== v42 ==
==> flow/design.v (excerpt) <==
module MODULE_STATIC_PROCESS (
    input clk,
    input rst,
    input [3:0] state_info,
    input [11:0] read_from_aux,
    input [11:0] read_from_ram,
    output reg [11:0] write2aux,
    output reg [11:0] write2ram,
    output reg [9:0] write2aux_addr,
    output reg [9:0] read_from_aux_addr,
    output reg [18:0] write2ram_addr,
    output reg[18:0] read_from_ram_addr,
    output reg ena_write_ram,
    output done
);
reg [18:0] cnt;
reg done_;
assign done=done_;
reg [4:0] cnt_buffer;
reg [11:0] color_buffer;
reg [11:0] buffer;
reg [11:0] color_reduced;
reg [15:0] color_cnt_1;
reg [15:0] color_cnt_2;
reg [15:0] color_cnt_3;
reg [15:0] color_cnt_4;
reg [15:0] color_cnt_5;
reg [15:0] color_cnt_6;
reg [15:0] color_cnt_7;
reg [15:0] color_cnt_8;
reg [15:0] color_cnt_9;
reg [15:0] color_cnt_10;
reg [15:0] color_cnt_11;
reg [15:0] color_cnt_12;
reg [15:0] color_cnt_13;
reg [15:0] color_cnt_14;
reg [15:0] color_cnt_15;
reg [15:0] color_cnt_16;
reg is_read_done;
  ...
Size: ~5800 cells after synthesis, ~370 flip-flops, ~110 I/O pins, roughly 0.036 mm2 of cells after synthesis.
Settings: LEC_CHECK=0, ABC_AREA=1, CAP_MARGIN=0, CORE_MARGIN=2, CORE_UTILIZATION=72, CTS_CLUSTER_DIAMETER=157, CTS_CLUSTER_SIZE=98, PLACE_DENSITY=0.6, SLEW_MARGIN=20, TNS_END_PERCENT=5; clock period 15.8 ns.
run.sh (not shown) runs the stock make flow with config.mk's settings and CLKGATE_MAP_FILE=.
v42 did not finish; a tool error ended it in 5_1_grt.
> inputs changed (v42 -> v50)
diff --git a/flow/config.mk b/flow/config.mk
--- a/flow/config.mk
+++ b/flow/config.mk
@@ -9 +9 @@
-export CAP_MARGIN = 0
+export CAP_MARGIN = 20
@@ -12,2 +11,0 @@
-export CTS_CLUSTER_DIAMETER = 157
-export CTS_CLUSTER_SIZE = 98
@@ -16 +13,0 @@
-export TNS_END_PERCENT = 5
==> flow/constraint.sdc <==
create_clock -name core_clock -period 41.1 [get_ports {clk}]
set_input_delay 8.2200 -clock core_clock [delete_from_list [all_inputs] [get_ports {clk}]]
set_output_delay 8.2200 -clock core_clock [all_outputs]
set_load 0.01 [all_outputs]
v42 never completed, since it errored out during 5_1_grt.
v50 reached the final stage; the timing, DRC and antenna checks on its layout passed.
Post-placement cell count, v50 vs v42: down by a little under 10%
Delta (v50 minus v42): worst-case clock buffer depth did not really move, height of the chip did not really move, synthesized-area fraction occupied by xor and xnor cells did not really move, instance area at placement went down, overall chip area did not really move.
Re number of cells in Yosys stat: no difference whatsoever between v42 and v50.
Sum of net half-perimeters after detailed placement: v50 > v42
Measured against each other, v42 and v50 differ in number of buffers inserted during clock tree synthesis, the lower figure coming from v42.
[inputs] v10 vs v50
diff --git a/flow/config.mk b/flow/config.mk
--- a/flow/config.mk
+++ b/flow/config.mk
@@ -11,0 +12,3 @@
+export CTS_CLUSTER_DIAMETER = 238
+export CTS_CLUSTER_SIZE = 42
+export MAX_ROUTING_LAYER = met4
==> flow/constraint.sdc <==
create_clock -name core_clock -period 24.7 [get_ports {clk}]
set_input_delay 4.9400 -clock core_clock [delete_from_list [all_inputs] [get_ports {clk}]]
set_output_delay 4.9400 -clock core_clock [all_outputs]
set_load 0.01 [all_outputs]
Findings:
Note that the last weighted congestion value of the routability-driven placer recorded for v10 amounts to 1.07 times the value seen in v50. Comparing v10 and v50, the lower worst slack at placement was measured on v10. ~same die outline area in v10 and v50. STATUS post-DP HPWL: v10 loses against v50. v50 → v10: number of setup buffers added after CTS moved up, count of mapped cells out of synthesis now sits at about the same level, post-cts repair resize count has increased, total instance count after detailed placement up 241. Changes observed in v10 relative to v50: post-detailed-placement cell area rose by about 6%, number of clock buffers inserted by TritonCTS shrank by 31, H-tree depth fell by 1. In the summary table, v10 is marked failed, with error GRT-0232 raised in 5_1_grt.
Modified inputs, v8 compared to v10
diff --git a/flow/config.mk b/flow/config.mk
--- a/flow/config.mk
+++ b/flow/config.mk
@@ -8 +7,0 @@
-export ABC_AREA = 1
@@ -11,4 +10 @@
-export CORE_UTILIZATION = 72
-export CTS_CLUSTER_DIAMETER = 238
-export CTS_CLUSTER_SIZE = 42
-export MAX_ROUTING_LAYER = met4
+export CORE_UTILIZATION = 8
==> flow/constraint.sdc <==
create_clock -name core_clock -period 45.6 [get_ports {clk}]
set_input_delay 9.1200 -clock core_clock [delete_from_list [all_inputs] [get_ports {clk}]]
set_output_delay 9.1200 -clock core_clock [all_outputs]
set_load 0.01 [all_outputs]
[summary]
v8: no failed stages, no open violations at the end. v8: simple-gate share of the synthesized area lower than v10. Note that the floorplan die area recorded for v10 amounts to 0.11 times the value seen in v8. Relative to v10, H-tree level count has increased by 1 in v8. The core box area in v10 is 0.11 times that in v8. v8 vs v10 — width of the die climbed by more than 100%. Area fraction in xor and xnor cells (lower): v10. | compound-cell area share of the yosys netlist | v8 vs v10 | 5.8 points higher |. Proportion of synthesized chip area in sequential cells (lower): v8. The run showing the smaller fraction of the core area occupied by cells at floorplan is v8. Proportion of synthesized area in mux cells, v10 and v8: larger value in v8.
What v59 does differently from v8 at the input level:
diff --git a/flow/config.mk b/flow/config.mk
--- a/flow/config.mk
+++ b/flow/config.mk
@@ -10 +10 @@
-export CORE_UTILIZATION = 8
+export CORE_UTILIZATION = 40
==> flow/constraint.sdc <==
create_clock -name core_clock -period 29.0 [get_ports {clk}]
set_input_delay 5.8000 -clock core_clock [delete_from_list [all_inputs] [get_ports {clk}]]
set_output_delay 5.8000 -clock core_clock [all_outputs]
set_load 0.01 [all_outputs]
Results
Fraction of area in non-clock buffers came out higher on v59 than on v8. Max clock skew across v59 and v8: v59. v59 against v8: depth of the worst register-to-register path shows an increase of 3, post-route non-filler standard cell count shows a reduction of 42%, data arrival time of the critical path shows a reduction of 9.34 ns, final clock period utilization by the worst path shows an increase of 15 points. The clock latency at the later pin of the worst-skew pair on v59 is in line with that on v8.
#### Input delta (v52 over v59)
diff --git a/flow/config.mk b/flow/config.mk
--- a/flow/config.mk
+++ b/flow/config.mk
@@ -10 +10 @@
-export CORE_UTILIZATION = 40
+export CORE_UTILIZATION = 66
==> flow/constraint.sdc <==
create_clock -name core_clock -period 23.5 [get_ports {clk}]
set_input_delay 4.7000 -clock core_clock [delete_from_list [all_inputs] [get_ports {clk}]]
set_output_delay 4.7000 -clock core_clock [all_outputs]
set_load 0.01 [all_outputs]
v52: flow complete, layout not clean; failing: negative setup slack
Compared with v59, in v52 final worst setup slack decreased by 4.61 ns relative to the old numbers; combined area of the multi-input logic cells increased by 500 um2 relative to the old numbers; detailed route wirelength on metal2 increased by about 4% relative to the old numbers.
Starting DRC count in detailed routing delta for v52 relative to v59: 74% higher
Comparing v59 and v52, the higher overall routing resource usage is on v52.

---

## run A
Starting RTL as in the previous note.
make LEC_CHECK=0 ABC_AREA=1 CAP_MARGIN=20 CELL_PAD_IN_SITES_GLOBAL_PLACEMENT=0 CORE_MARGIN=2 CORE_UTILIZATION=72 CTS_CLUSTER_SIZE=86 GPL_TIMING_DRIVEN=1 MIN_ROUTING_LAYER=met1 PLACE_DENSITY_LB_ADDON=0.04 SLEW_MARGIN=20 TNS_END_PERCENT=5 finish   # period 15.9 ns
Run A did not finish: a tool error stopped it during global routing (5_1_grt).
Setup changes, run A to run B
Settings: CELL_PAD_IN_SITES_GLOBAL_PLACEMENT changed from 0 to 1; CORE_UTILIZATION changed from 72 to 57; TNS_END_PERCENT removed (was 5).
Results
- [run B] flow finished | final checks: failed | reasons: setup timing
- On run B: number of buffers created by CTS is 2 higher than what run A gave.
- Compared run B vs run A, and pre-CTS setup slack is up in run B.
- The vertical extent of the die in run B sits about 12% above the value recorded for run A.
- What run B reported for area of the core has to be multiplied by 0.79 to get the figure for run A.
- Cell area reported after detailed placement in run B is 590 um^2 above run A.
- From run A to run B, synthesized area did not move at all.
- Summary of the comparison: estimated wirelength of the detail-placed design is higher in run B, relative to run A.

---

MODULE_STATIC_PROCESS again, from the RTL that the note above started with.
## MODULE_STATIC_PROCESS
module MODULE_STATIC_PROCESS (
    input clk,
    input rst,
    input [3:0] state_info,
    input [11:0] read_from_aux,
    input [11:0] read_from_ram,
    output reg [11:0] write2aux,
    output reg [11:0] write2ram,
    output reg [9:0] write2aux_addr,
    output reg [9:0] read_from_aux_addr,
    output reg [18:0] write2ram_addr,
    output reg[18:0] read_from_ram_addr,
    output reg ena_write_ram,
    output done
);
clock: 16.1 ns
lec_check: 0
abc_area: 1
cap_margin: 20
core_margin: 2
core_utilization: 72
cts_cluster_diameter: 207
cts_cluster_size: 100
place_density: 0.6
setup_slack_margin: 1.0
slew_margin: 20
tns_end_percent: 5
The starting point did not get past global routing (5_1_grt).
Rerun with:
ABC_AREA = not set   (was 1)
CORE_UTILIZATION = 37   (was 72)
CTS_CLUSTER_DIAMETER = not set   (was 207)
CTS_CLUSTER_SIZE = not set   (was 100)
SETUP_SLACK_MARGIN = not set   (was 1.0)
TNS_END_PERCENT = not set   (was 5)
clock period = 28.4 ns   (was 16.1 ns; I/O delays follow)
Now the flow went through all stages and came out clean.
Die size climbs by about 100%.
Synthesized area climbs by 2.4%.
Synthesized cell count drops by 11%.
Rerun with:
CORE_UTILIZATION = 65   (was 37)
CTS_CLUSTER_DIAMETER = 238   (was not set)
MAX_ROUTING_LAYER = met4   (was not set)
clock period = 24.7 ns   (was 28.4 ns; I/O delays follow)
Outcome: This time the run completed and failed the layout checks on setup timing; synthesized cell count is unchanged; worst setup slack degrades by 3.4 ns; routed wire length increases by 1.1%; register-to-register slack got worse by 3.8 ns; global-route usage increases by 22 points; via count went up by 10%; non-clock buffer count grows by 287; die area falls by 43%; hold slack hardly moves; critical path depth came out higher by 6.

---

## P
Starting RTL as in the previous note.
export LEC_CHECK = 0
export ABC_AREA = 1
export CAP_MARGIN = 20
export CORE_MARGIN = 2
export CORE_UTILIZATION = 72
export CTS_CLUSTER_DIAMETER = 178
export CTS_CLUSTER_SIZE = 98
export PLACE_DENSITY = 0.6
export SLEW_MARGIN = 20
export TNS_END_PERCENT = 5
create_clock -name core_clock -period 15.2 [get_ports {clk}]
P failed in 5_1_grt with GRT-0116.
#### Input delta (Q over P)
Settings: clearing TNS_END_PERCENT, which used to be 5; clearing CTS_CLUSTER_DIAMETER, which used to be 178; clearing CTS_CLUSTER_SIZE, which used to be 98; swapping 72 for 13 in CORE_UTILIZATION; clearing ABC_AREA, which used to be 1; swapping 15.2 for 41.1 in the clock period (ns, I/O delays scaled along).
## What came out
- Of P and Q, only P never reached the final stage.
- P | ERROR | 5_1_grt
- The area of the synthesized netlist per yosys stat number comes out lower for P vs Q.
- The final reports for Q and P show area fraction in compound gates after synthesis higher in the former.
- Measured against Q, the die size of P comes out at 0.18 times the reference value.
- Between P and Q, the buffer count from post-CTS setup fixing is higher for P.
- Number of cells upsized or downsized after cts down 152 in Q wrt P
- Average cell area after synthesis, Q vs P: up by more than 10%
- Count of clock tree sinks: Q vs P, no meaningful difference
- The lower number of H-tree levels came out of P.
- Delta (Q minus P): number of cells in the yosys synthesis report shows a reduction of 11%; routability congestion estimate shows a reduction of about 20%.
The inputs of R differ from those of Q as listed below.
Settings: CORE_UTILIZATION: 13 -> 40; the clock period (ns, I/O delays scaled along): 41.1 -> 28.4.
Results
Compared with Q, R shows final routed wire length divided by cell count that has gone up by more than a quarter.
The number of buffers created by CTS reported for R is greater than that of Q by 2.
Q vs R, worst-path cell with the longest stage delay: sky130_fd_sc_hd__clkdlybuf4s50_1 vs sky130_fd_sc_hd__fa_1
--- input diff R..S ---
Settings: setting CTS_CLUSTER_DIAMETER to 293 for the first time; changing CORE_UTILIZATION from 40 to 66; setting HOLD_SLACK_MARGIN to -0.09 for the first time; setting ABC_AREA to 1 for the first time; changing the clock period (ns, I/O delays scaled along) from 28.4 to 23.5.
## What came out
Of R and S, only R finishes the flow clean. Finished, but not clean: S, with negative setup slack. Comparing R and S, non-clock buffer count is lower on R. The die of S is smaller than the one used in R. In S, the number of standard cells after synthesis came out 12% above the value in R.

---

Setup of harbor:
MODULE_STATIC_PROCESS again, from the RTL that the note above started with.
clock: 27.9 ns
lec_check: 0
abc_area: 1
cap_margin: 20
core_margin: 2
core_utilization: 71
cts_cluster_diameter: 221
cts_cluster_size: 73
max_routing_layer: met4
setup_slack_margin: 5.0
slew_margin: 20
No final results exist for harbor, since it was stopped by error ODB-0269 during global routing.
Edits applied to the flow inputs when going from harbor to maple:
- clearing CTS_CLUSTER_DIAMETER, which used to be 221
- clearing MAX_ROUTING_LAYER, which used to be met4
- putting CORE_ASPECT_RATIO at 0.56 where nothing was set
- putting GPL_ROUTABILITY_DRIVEN at 0 where nothing was set
- putting PLACE_DENSITY_LB_ADDON at 0.06 where nothing was set
- clearing CTS_CLUSTER_SIZE, which used to be 73
- swapping 71 for 37 in CORE_UTILIZATION
- swapping 27.9 for 33.4 in the clock period (ns, I/O delays scaled along)
Findings:
- No stage failed in maple, and the final checks on the layout all came back clean.
- Re number of different library cells in the post-synthesis netlist: no difference whatsoever between maple and harbor.
- Clock buffer count from CTS (higher): maple
- Summary — area of the core, maple relative to harbor: higher, by about 90%.
- maple against harbor: CTS H-tree depth +1, die area +47000 sq um.
> inputs changed (maple -> nickel)
- a deleted ABC_AREA that had been 1
- a change of CORE_ASPECT_RATIO from 0.56 to 1.09
- a change of CORE_UTILIZATION from 37 to 40
- a deleted GPL_ROUTABILITY_DRIVEN that had been 0
- a deleted SETUP_SLACK_MARGIN that had been 5.0
- a deleted PLACE_DENSITY_LB_ADDON that had been 0.06
- an added CELL_PAD_IN_SITES_GLOBAL_PLACEMENT of 3
- a change of the clock period (ns, I/O delays scaled along) from 33.4 to 23.9
Findings:
Completing all stages was not enough for nickel: its layout failed the final checks because of setup timing.
Cmp maple and nickel / signal arrival time at the worst endpoint / higher: maple
A busiest layer in global routing of met2 is what nickel shows, while met1 belongs to maple.
Comparing global-route wire length before repair for maple and nickel, the bigger number came from nickel.
nickel reports its dominant combinational cell family by area after synthesis as AND-OR/OR-AND gates while maple reports simple AND/OR/NAND/NOR gates.
> inputs changed (nickel -> juniper)
- putting ABC_AREA at 1 where nothing was set
- putting PLACE_DENSITY_LB_ADDON at 0.2 where nothing was set
- swapping 20 for 5 in SLEW_MARGIN
Notes after the runs:
Of juniper and nickel, only juniper never reached the final stage.
Number of cell rows (higher): nickel
Changes observed in juniper relative to nickel: post-synth area from yosys stat decreased by about 2.3% relative to the old numbers; chip area went down.

---

Setup of quartz:
MODULE_STATIC_PROCESS again, from the RTL that the note above started with.
## MODULE_STATIC_PROCESS
module MODULE_STATIC_PROCESS (
    input clk,
    input rst,
    input [3:0] state_info,
    input [11:0] read_from_aux,
    input [11:0] read_from_ram,
    output reg [11:0] write2aux,
    output reg [11:0] write2ram,
    output reg [9:0] write2aux_addr,
    output reg [9:0] read_from_aux_addr,
    output reg [18:0] write2ram_addr,
    output reg[18:0] read_from_ram_addr,
    output reg ena_write_ram,
    output done
);
reg [18:0] cnt;
reg done_;
assign done=done_;
reg [4:0] cnt_buffer;
reg [11:0] color_buffer;
reg [11:0] buffer;
reg [11:0] color_reduced;
reg [15:0] color_cnt_1;
reg [15:0] color_cnt_2;
reg [15:0] color_cnt_3;
reg [15:0] color_cnt_4;
reg [15:0] color_cnt_5;
reg [15:0] color_cnt_6;
reg [15:0] color_cnt_7;
reg [15:0] color_cnt_8;
reg [15:0] color_cnt_9;
reg [15:0] color_cnt_10;
reg [15:0] color_cnt_11;
reg [15:0] color_cnt_12;
reg [15:0] color_cnt_13;
reg [15:0] color_cnt_14;
reg [15:0] color_cnt_15;
reg [15:0] color_cnt_16;
reg is_read_done;
always @(posedge clk) 
begin
    if(!rst)
    begin
      cnt=0;
      done_=0;
      cnt_buffer=0;
      color_buffer=0;
      buffer=0;
  ...
==> flow/config.mk <==
export PLATFORM = sky130hd
export DESIGN_NAME = MODULE_STATIC_PROCESS
export DESIGN_NICKNAME = MODULE_STATIC_PROCESS
export VERILOG_FILES = /design/flow/design.v
export SDC_FILE = /design/flow/constraint.sdc
export NUM_CORES = 4
export LEC_CHECK = 0
export ABC_AREA = 0
export CAP_MARGIN = 20
export CELL_PAD_IN_SITES_GLOBAL_PLACEMENT = 3
export CORE_ASPECT_RATIO = 1.09
export CORE_MARGIN = 2
export CORE_UTILIZATION = 32
export MAX_ROUTING_LAYER = met4
export PLACE_DENSITY_LB_ADDON = 0.03
export SETUP_SLACK_MARGIN = 5.0
export SLEW_MARGIN = 5
export TNS_END_PERCENT = 30
==> flow/constraint.sdc <==
create_clock -name core_clock -period 23.9 [get_ports {clk}]
set_input_delay 4.7800 -clock core_clock [delete_from_list [all_inputs] [get_ports {clk}]]
set_output_delay 4.7800 -clock core_clock [all_outputs]
set_load 0.01 [all_outputs]
quartz finished all stages; however, its layout fails the closing checks, the failures being negative setup slack.
For fjord, these inputs were changed with respect to quartz:
Settings: a deleted ABC_AREA that had been 0; a deleted CELL_PAD_IN_SITES_GLOBAL_PLACEMENT that had been 3; a deleted MAX_ROUTING_LAYER that had been met4; a deleted CORE_ASPECT_RATIO that had been 1.09; a change of SLEW_MARGIN from 5 to 20; a deleted PLACE_DENSITY_LB_ADDON that had been 0.03; an added PLACE_DENSITY of 0.6; a deleted SETUP_SLACK_MARGIN that had been 5.0; a deleted TNS_END_PERCENT that had been 30; a change of CORE_UTILIZATION from 32 to 66; a change of the clock period (ns, I/O delays scaled along) from 23.9 to 17.0.
[summary]
Tool error GRT-0232 stopped fjord during global routing (5_1_grt); no final results.
Measured against each other, quartz and fjord differ in count of instances resized after the clock tree is built, the higher figure coming from fjord.
Summary of fjord over quartz: floorplan core density rose by 34 points; detailed placement HPWL fell by 20000 um.
